==> build 16: inputs <==
Design arbiter_puf, start of the top module:
module arbiter_puf #(parameter challenge_size = 8, response_width = 24)
					(input logic [challenge_size-1 : 0] challenge,
					input logic clk, reset,
					output logic [response_width-1 : 0] response);
make LEC_CHECK=0 CAP_MARGIN=20 CELL_PAD_IN_SITES_DETAIL_PLACEMENT=2 CORE_MARGIN=5 CORE_UTILIZATION=40 GPL_TIMING_DRIVEN=0 HOLD_SLACK_MARGIN=0.21 SLEW_MARGIN=20 TNS_END_PERCENT=45 finish   # period 5.22 ns
run.sh (not shown) runs the stock make flow with config.mk's settings and CLKGATE_MAP_FILE=.
==> build 23: changes against build 16 <==
CELL_PAD_IN_SITES_DETAIL_PLACEMENT = not set   (was 2)
CORE_MARGIN = 2   (was 5)
CORE_UTILIZATION = 57   (was 40)
GPL_TIMING_DRIVEN = not set   (was 0)
HOLD_SLACK_MARGIN = not set   (was 0.21)
TNS_END_PERCENT = not set   (was 45)
==> flow/constraint.sdc (replaced) <==
create_clock -name core_clock -period 3.76 [get_ports {clk}]
set_input_delay 0.7520 -clock core_clock [delete_from_list [all_inputs] [get_ports {clk}]]
set_output_delay 0.7520 -clock core_clock [all_outputs]
set_load 0.01 [all_outputs]
==> trial 62: changes against build 16 <==
CELL_PAD_IN_SITES_DETAIL_PLACEMENT = not set   (was 2)
CORE_MARGIN = 2   (was 5)
CORE_UTILIZATION = 72   (was 40)
CTS_CLUSTER_SIZE = 57   (was not set)
GPL_TIMING_DRIVEN = not set   (was 0)
HOLD_SLACK_MARGIN = not set   (was 0.21)
PLACE_DENSITY_LB_ADDON = 0.0   (was not set)
SETUP_SLACK_MARGIN = 0.62   (was not set)
TNS_END_PERCENT = not set   (was 45)
==> flow/constraint.sdc (replaced) <==
create_clock -name core_clock -period 2.15 [get_ports {clk}]
set_input_delay 0.4300 -clock core_clock [delete_from_list [all_inputs] [get_ports {clk}]]
set_output_delay 0.4300 -clock core_clock [all_outputs]
set_load 0.01 [all_outputs]
==> results <==
Build 23 went through all stages and came out clean. Build 16 completed without violations. Trial 62 went through all stages and came out clean. In trial 62 the non-clock buffer count is higher than in build 23, by 112. The lowest setup slack belongs to trial 62, the highest to build 16. The lowest register-to-register slack belongs to trial 62, the highest to build 16. Worst hold slack, highest first: build 23, build 16, trial 62. Critical path depth, lowest first: build 23, trial 62, build 16. Die area: build 16 > build 23 > trial 62. Between build 23 and build 16, the lower clock power is in build 16 (gap about 35%, measured against build 16).
==> figures <==
| item | build 16 | trial 62 | build 23 |
|---|---|---|---|
| Share of power burned in combinational logic | 1.7% | 1.9% | 1.4% |
| Met2 wire len | 208,000 microns | 166,000 microns | 153,000 microns |
| Flop+latch power | 30,000 uW | 72,900 uW | 41,800 uW |
| Run status | timing/DRC/antenna clean | timing/DRC/antenna clean | timing/DRC/antenna clean |
| Multi-input combinational cell area | 0.0868 sq mm | 0.0869 sq mm | 0.0868 sq mm |
| Final Wtd Congestion | 0.699 | 0.799 | 0.759 |
| Required arrival time at the worst endpoint | 6250 ps | 2950 ps | 3010 ps |
| Maximum fanout encountered on the critical timing path | 134 | 5 | 2 |
| Class of the most critical hold timing path | input port to async pin | input port to flop | input port to flop |
| Multi-input gate share of total cell area | 40.7% | 41.5% | 41.4% |
| Number of nets in the final layout | 14.7k | 14.5k | 14.4k |
| Number of antenna cells inserted | 4 | 2 | 3 |
| Pre-Repair DR Iteration Count | 6 | 5 | 5 |
| Sw Share | 22.0% | 20.9% | 20.8% |
| N_taps | 6,223 | 3,515 | 4,366 |
| Horizontal die size | 699 microns | 517 microns | 581 microns |

========
==> inputs of run X <==
Starting RTL as in the previous note.
clock: 2.15 ns
lec_check: 0
abc_area: 1
cap_margin: 30
core_margin: 2
core_utilization: 72
cts_cluster_diameter: 227
cts_cluster_size: 15
gpl_routability_driven: 0
hold_slack_margin: 0.29
place_density_lb_addon: 0.01
setup_slack_margin: 0.57
slew_margin: 40
==> inputs of run H, as changes to run X <==
- ABC_AREA: 1 -> unset
- CAP_MARGIN: 30 -> 20
- CORE_UTILIZATION: 72 -> 29
- CTS_CLUSTER_DIAMETER: 227 -> unset
- CTS_CLUSTER_SIZE: 15 -> unset
- GPL_ROUTABILITY_DRIVEN: 0 -> unset
- HOLD_SLACK_MARGIN: 0.29 -> unset
- PLACE_DENSITY_LB_ADDON: 0.01 -> unset
- SETUP_SLACK_MARGIN: 0.57 -> unset
- SLEW_MARGIN: 40 -> 20
==> flow/constraint.sdc (replaced) <==
create_clock -name core_clock -period 3.86 [get_ports {clk}]
set_input_delay 0.7720 -clock core_clock [delete_from_list [all_inputs] [get_ports {clk}]]
set_output_delay 0.7720 -clock core_clock [all_outputs]
set_load 0.01 [all_outputs]
==> inputs of run K, as changes to run X <==
- ABC_AREA: 1 -> unset
- CAP_MARGIN: 30 -> 20
- CORE_UTILIZATION: 72 -> 40
- CTS_CLUSTER_DIAMETER: 227 -> unset
- CTS_CLUSTER_SIZE: 15 -> unset
- GPL_ROUTABILITY_DRIVEN: 0 -> unset
- HOLD_SLACK_MARGIN: 0.29 -> unset
- PLACE_DENSITY_LB_ADDON: 0.01 -> unset
- SETUP_SLACK_MARGIN: 0.57 -> unset
- SLEW_MARGIN: 40 -> 20
==> flow/constraint.sdc (replaced) <==
create_clock -name core_clock -period 5.89 [get_ports {clk}]
set_input_delay 1.1780 -clock core_clock [delete_from_list [all_inputs] [get_ports {clk}]]
set_output_delay 1.1780 -clock core_clock [all_outputs]
set_load 0.01 [all_outputs]
==> inputs of run R, as changes to run X <==
- ABC_AREA: 1 -> unset
- CELL_PAD_IN_SITES_DETAIL_PLACEMENT: unset -> 0
- CELL_PAD_IN_SITES_GLOBAL_PLACEMENT: unset -> 0
- CTS_CLUSTER_DIAMETER: 227 -> unset
- CTS_CLUSTER_SIZE: 15 -> 70
- GPL_ROUTABILITY_DRIVEN: 0 -> unset
- GPL_TIMING_DRIVEN: unset -> 1
- HOLD_SLACK_MARGIN: 0.29 -> unset
- MAX_ROUTING_LAYER: unset -> met5
- MIN_ROUTING_LAYER: unset -> met1
- PLACE_DENSITY_LB_ADDON: 0.01 -> 0.0
- SETUP_SLACK_MARGIN: 0.57 -> 0.55
==> comparison table <==
                                                                                                        run K              run R              run X              run H
Sequential fraction of the synthesis area                                                               0.532              0.532              0.530              0.532
Largest fanout on the critical path                                                                         2                  6                  2                  2
Final estimated routing congestion in global placement                                                  0.706              0.799                  -              0.702
Launching instance or port of the critical path                                                   response[4]                 en       response[14]       response[16]
End point of the worst hold path                                                         c0.c5.rng1.temp[233]  lfsr1.out_lfsr[7]  lfsr1.out_lfsr[2]  lfsr1.out_lfsr[6]
Area fraction in mux cells                                                                            0.00764            0.00764                  0            0.00764
Clock transition at the register clock pins on the worst setup and hold paths after CTS               0.06 ns            0.06 ns            0.07 ns            0.06 ns
Post-cts repair resize count                                                                                0                119                101                  0
Net switching power                                                                                  11800 uW           30300 uW           27300 uW           18100 uW
Initial antenna violation count                                                                             5                  8                  5                 10
Remaining max-slew budget at the tightest pin                                                           0.316              0.592              0.576              0.323
Cell depth of the worst flop-to-flop path                                                                   4                  6                  6                  4
Count of placed standard cells including taps                                                           20146              17567              17845              22601
Cell Area, Placed                                                                                  197000 um2         195000 um2         195000 um2         200000 um2
Via total after detailed routing                                                                        89098              92729              93084              89523
Outcome                                                                                        finished clean     finished clean     finished clean     finished clean
Least-Margin Pin Slew                                                                                 1.03 ns           0.611 ns           0.636 ns            1.02 ns

========
==> inputs of 01-02 <==
Starting RTL as in the previous note.
clock: 2.2 ns
lec_check: 0
abc_area: 1
cap_margin: 20
core_aspect_ratio: 1.43
core_margin: 2
core_utilization: 72
cts_cluster_size: 11
place_density: 0.39
setup_slack_margin: 0.64
slew_margin: 40
tns_end_percent: 10
==> 04-27: changes against 01-02 <==
Settings changed: ABC_AREA 1 to default, CORE_ASPECT_RATIO 1.43 to default, CORE_UTILIZATION 72 to 59, CTS_CLUSTER_SIZE 11 to default, PLACE_DENSITY 0.39 to default, SETUP_SLACK_MARGIN 0.64 to 0.97, SLEW_MARGIN 40 to 20, TNS_END_PERCENT 10 to default.
==> flow/constraint.sdc (replaced) <==
create_clock -name core_clock -period 3.76 [get_ports {clk}]
set_input_delay 0.7520 -clock core_clock [delete_from_list [all_inputs] [get_ports {clk}]]
set_output_delay 0.7520 -clock core_clock [all_outputs]
set_load 0.01 [all_outputs]
==> qor summary <==
metric                                                                                 01-02         04-27
Syn_area_per_cell                                                                13.08 sq um   13.34 sq um
Detailed-routing wirelength on met1                                                134000 um     147100 um
Detailed router's first-iteration violation count                                       3242          2878
Total die area                                                                  268200 sq um  326000 sq um
# clk buffers                                                                            479           632
Worst-case headroom to the max-slew limit                                             53.45%        33.83%
Outcome                                                             timing/DRC/antenna clean  timing/DRC/antenna clean
Portion of the clock cycle consumed by the worst path in the final layout             84.75%        69.24%
Comb area                                                                        86630 sq um   86840 sq um
Beginning of the worst register-to-register path                           lfsr1.out_lfsr[7]            en
Group with the largest share of power                                       sequential cells         clock
WL met2                                                                            178800 um     152900 um
Post-layout net count                                                                  14720         14410
Top routing layer used                                                                  met5          met4
Effective utilization at floorplan                                                    72.38%        59.20%
Setup clock skew after layout                                                     0.02706 ns    0.02200 ns
Internal power of the cells                                                         0.1050 W     0.06800 W
Final Util                                                                            78.29%        65.51%
Endpoint of the worst register-to-register path                                  lfsr1.shift    c1.c7.d0.q

========
==> v7: inputs <==
arbiter_puf again, from the RTL that the note above started with.
Design arbiter_puf, start of the top module:
module arbiter_puf #(parameter challenge_size = 8, response_width = 24)
					(input logic [challenge_size-1 : 0] challenge,
					input logic clk, reset,
					output logic [response_width-1 : 0] response);
logic [challenge_size-1 : 0] out_lfsr;
logic [31:0] out_muxchain;
logic temp_out_mux1, temp_out_mux2;
logic out_mux1, out_mux2, en;
logic [7:0] count;
logic temp_comp;
logic [response_width-1 : 0] temp_response;
lfsr #(challenge_size) lfsr1(.clk(clk), .en_lfsr(en), .reset(reset), .in_lfsr(challenge), .out_lfsr(out_lfsr));
logic [7:0] out_chain0, out_chain1;
chain c0 (.in(en), .clk(clk), .reset(reset), .challenge(out_lfsr), .out_chain(out_chain0));
chain c1 (.in(en), .clk(clk), .reset(reset), .challenge(out_lfsr), .out_chain(out_chain1));
assign out_muxchain[7:0] = out_chain0;
assign out_muxchain[15:8] = out_chain1;
assign out_muxchain[31:16] = '0;
  ...
clock: 2.2 ns
lec_check: 0
abc_area: 1
cap_margin: 20
core_aspect_ratio: 1.43
core_margin: 2
core_utilization: 72
place_density: 0.39
setup_slack_margin: 0.64
slew_margin: 20
tns_end_percent: 10
==> inputs of v12, as changes to v7 <==
ABC_AREA = default   (was 1)
CORE_ASPECT_RATIO = default   (was 1.43)
CORE_UTILIZATION = 40   (was 72)
PLACE_DENSITY = default   (was 0.39)
SETUP_SLACK_MARGIN = default   (was 0.64)
TNS_END_PERCENT = default   (was 10)
==> flow/constraint.sdc (replaced) <==
create_clock -name core_clock -period 8.0 [get_ports {clk}]
set_input_delay 1.6000 -clock core_clock [delete_from_list [all_inputs] [get_ports {clk}]]
set_output_delay 1.6000 -clock core_clock [all_outputs]
set_load 0.01 [all_outputs]
==> inputs of v13, as changes to v7 <==
CORE_ASPECT_RATIO = default   (was 1.43)
PLACE_DENSITY = default   (was 0.39)
SETUP_SLACK_MARGIN = default   (was 0.64)
TNS_END_PERCENT = default   (was 10)
==> flow/constraint.sdc (replaced) <==
create_clock -name core_clock -period 5.48 [get_ports {clk}]
set_input_delay 1.0960 -clock core_clock [delete_from_list [all_inputs] [get_ports {clk}]]
set_output_delay 1.0960 -clock core_clock [all_outputs]
set_load 0.01 [all_outputs]
==> summary of the runs <==
- Clock skew, highest first: v12, v7, v13.
- Clock power, lowest first: v12, v13, v7.
- Routed wire length, highest first: v7, v13, v12.
- Sequential cell count is the same in v12 and v13.
- First-iteration DRC count: v13 > v7 > v12.
- Register-to-register slack: v7 < v13 < v12.
- Non-clock buffer count, highest first: v7, v13, v12.
- The highest die area belongs to v12, the lowest to v13.
- Between v12 and v7, the lower synthesized cell count is in v12 (gap about 2.2%, measured against v7).
==> figures <==
	v13	v12	v7
Area fraction in xor and xnor cells	44.54%	44.65%	44.54%
Clock slew at reported path FFs	0.06 ns	0.06 ns	0.07 ns
TAP cells	3515	6223	3518
NonClk Buf Share	0.5841%	0.5024%	1.185%
Clock group share of total power	47.5%	51.0%	46.1%
Multi-input combinational area share	41.86%	40.92%	41.83%
Global-route total usage across every layer	24.40%	13.51%	25.36%
Portion of synthesized cell area occupied by the leading cell type	51.97%	52.09%	51.97%
Reg-to-reg critical path endpoint	c1.c7.d0.q	c1.c7.d0.q	lfsr1.shift
Routability-driven placement congestion ratio	0.7996	0.7072	0.8050
Die H	517.9 um	692.6 um	618.5 um
Cell area after layout	206900 sq um	212200 sq um	207100 sq um
Cell resize tally after clock tree synthesis	0	0	98
Outcome	timing/DRC/antenna clean	timing/DRC/antenna clean	timing/DRC/antenna clean
Gate Count Post-Synth	14530	14220	14530
Global-route met1 utilization	35.06%	19.63%	31.26%
Worst min-delay path startpoint	-	temp_comp	challenge[7]
Compound-gate portion of the synthesized area	0.6160%	0.04684%	0.6160%
Sequential cell area share	48.74%	47.53%	48.69%

========
==> inputs of run a <==
arbiter_puf again, from the RTL that the note above started with.
Settings: LEC_CHECK=0, CAP_MARGIN=15, CELL_PAD_IN_SITES_DETAIL_PLACEMENT=0, CELL_PAD_IN_SITES_GLOBAL_PLACEMENT=0, CORE_MARGIN=2, CORE_UTILIZATION=72, CTS_CLUSTER_SIZE=70, GPL_TIMING_DRIVEN=1, HOLD_SLACK_MARGIN=0.08, MAX_ROUTING_LAYER=met5, MIN_ROUTING_LAYER=met1, PLACE_DENSITY_LB_ADDON=0.0, SETUP_SLACK_MARGIN=0.63, SLEW_MARGIN=40; clock period 2.15 ns.
==> run b (differences from run a) <==
- ABC_AREA: not set -> 1
- CAP_MARGIN: 15 -> 20
- CELL_PAD_IN_SITES_DETAIL_PLACEMENT: 0 -> not set
- CELL_PAD_IN_SITES_GLOBAL_PLACEMENT: 0 -> not set
- CTS_CLUSTER_DIAMETER: not set -> 227
- CTS_CLUSTER_SIZE: 70 -> not set
- GPL_ROUTABILITY_DRIVEN: not set -> 0
- GPL_TIMING_DRIVEN: 1 -> not set
- HOLD_SLACK_MARGIN: 0.08 -> not set
- MAX_ROUTING_LAYER: met5 -> not set
- MIN_ROUTING_LAYER: met1 -> not set
- PLACE_DENSITY_LB_ADDON: 0.0 -> 0.01
- SLEW_MARGIN: 40 -> 20
==> run c (differences from run a) <==
- CAP_MARGIN: 15 -> 20
- CELL_PAD_IN_SITES_DETAIL_PLACEMENT: 0 -> not set
- CELL_PAD_IN_SITES_GLOBAL_PLACEMENT: 0 -> not set
- CTS_CLUSTER_DIAMETER: not set -> 359
- CTS_CLUSTER_SIZE: 70 -> 19
- GPL_TIMING_DRIVEN: 1 -> not set
- HOLD_SLACK_MARGIN: 0.08 -> not set
- MAX_ROUTING_LAYER: met5 -> not set
- MIN_ROUTING_LAYER: met1 -> not set
- SETUP_SLACK_MARGIN: 0.63 -> 0.62
- SLEW_MARGIN: 40 -> 20
==> run d (differences from run a) <==
- ABC_AREA: not set -> 1
- CAP_MARGIN: 15 -> 35
- CORE_MARGIN: 2 -> 5
- CTS_CLUSTER_SIZE: 70 -> 58
- HOLD_SLACK_MARGIN: 0.08 -> not set
- PLACE_DENSITY_LB_ADDON: 0.0 -> not set
- SETUP_SLACK_MARGIN: 0.63 -> not set
- SLEW_MARGIN: 40 -> 20
==> flow/constraint.sdc (replaced) <==
create_clock -name core_clock -period 5.07 [get_ports {clk}]
set_input_delay 1.0140 -clock core_clock [delete_from_list [all_inputs] [get_ports {clk}]]
set_output_delay 1.0140 -clock core_clock [all_outputs]
set_load 0.01 [all_outputs]
==> results.json <==
{
  "min_to": "count[7]",
  "highest_layer": "met5",
  "antenna_found_initial": 5,
  "cp.required_ns": 5.90,
  "status": "timing/DRC/antenna clean",
  "ys_seq_share_pct": 53.0,
  "cpPeakStageDelay_ns": 0.96
}
(the above is from run d)
==> results.json <==
{
  "ys_seq_share_pct": 53.2,
  "status": "timing/DRC/antenna clean",
  "antenna_found_initial": 7,
  "cpPeakStageDelay_ns": 0.52,
  "min_to": "lfsr1.out_lfsr[0]",
  "hold_buffers": 7,
  "reg2reg_depth": 5,
  "gp_congestion": 0.799,
  "highest_layer": "met4",
  "cp.required_ns": 2.94
}
(the above is from run a)
==> results.json <==
{
  "cpPeakStageDelay_ns": 0.39,
  "cp.required_ns": 1.72,
  "clockBufferDepth": 3,
  "highest_layer": "met4",
  "antenna_found_initial": 7,
  "drt_iter0_drc": 3445,
  "post_dp_cell_area_um2": 195000,
  "status": "timing/DRC/antenna clean",
  "die_y_um": 517,
  "power.combinational.fraction_pct": 2.3
}
(the above is from run c)
==> results.json <==
{
  "min_to": "lfsr1.out_lfsr[7]",
  "cts_tree": "yes",
  "log.warning_count": 31,
  "ys_seq_share_pct": 53.0,
  "finalInstanceArea_um2": 209000,
  "antenna_found_initial": 7,
  "cpPeakStageDelay_ns": 0.40,
  "die_x_um": 518,
  "nFillCells": 15900,
  "status": "timing/DRC/antenna clean",
  "min_from": "challenge[7]",
  "ios": 34,
  "busiest_layer": "met2"
}
(the above is from run b)
Power is estimated from default activity; no workload was simulated.
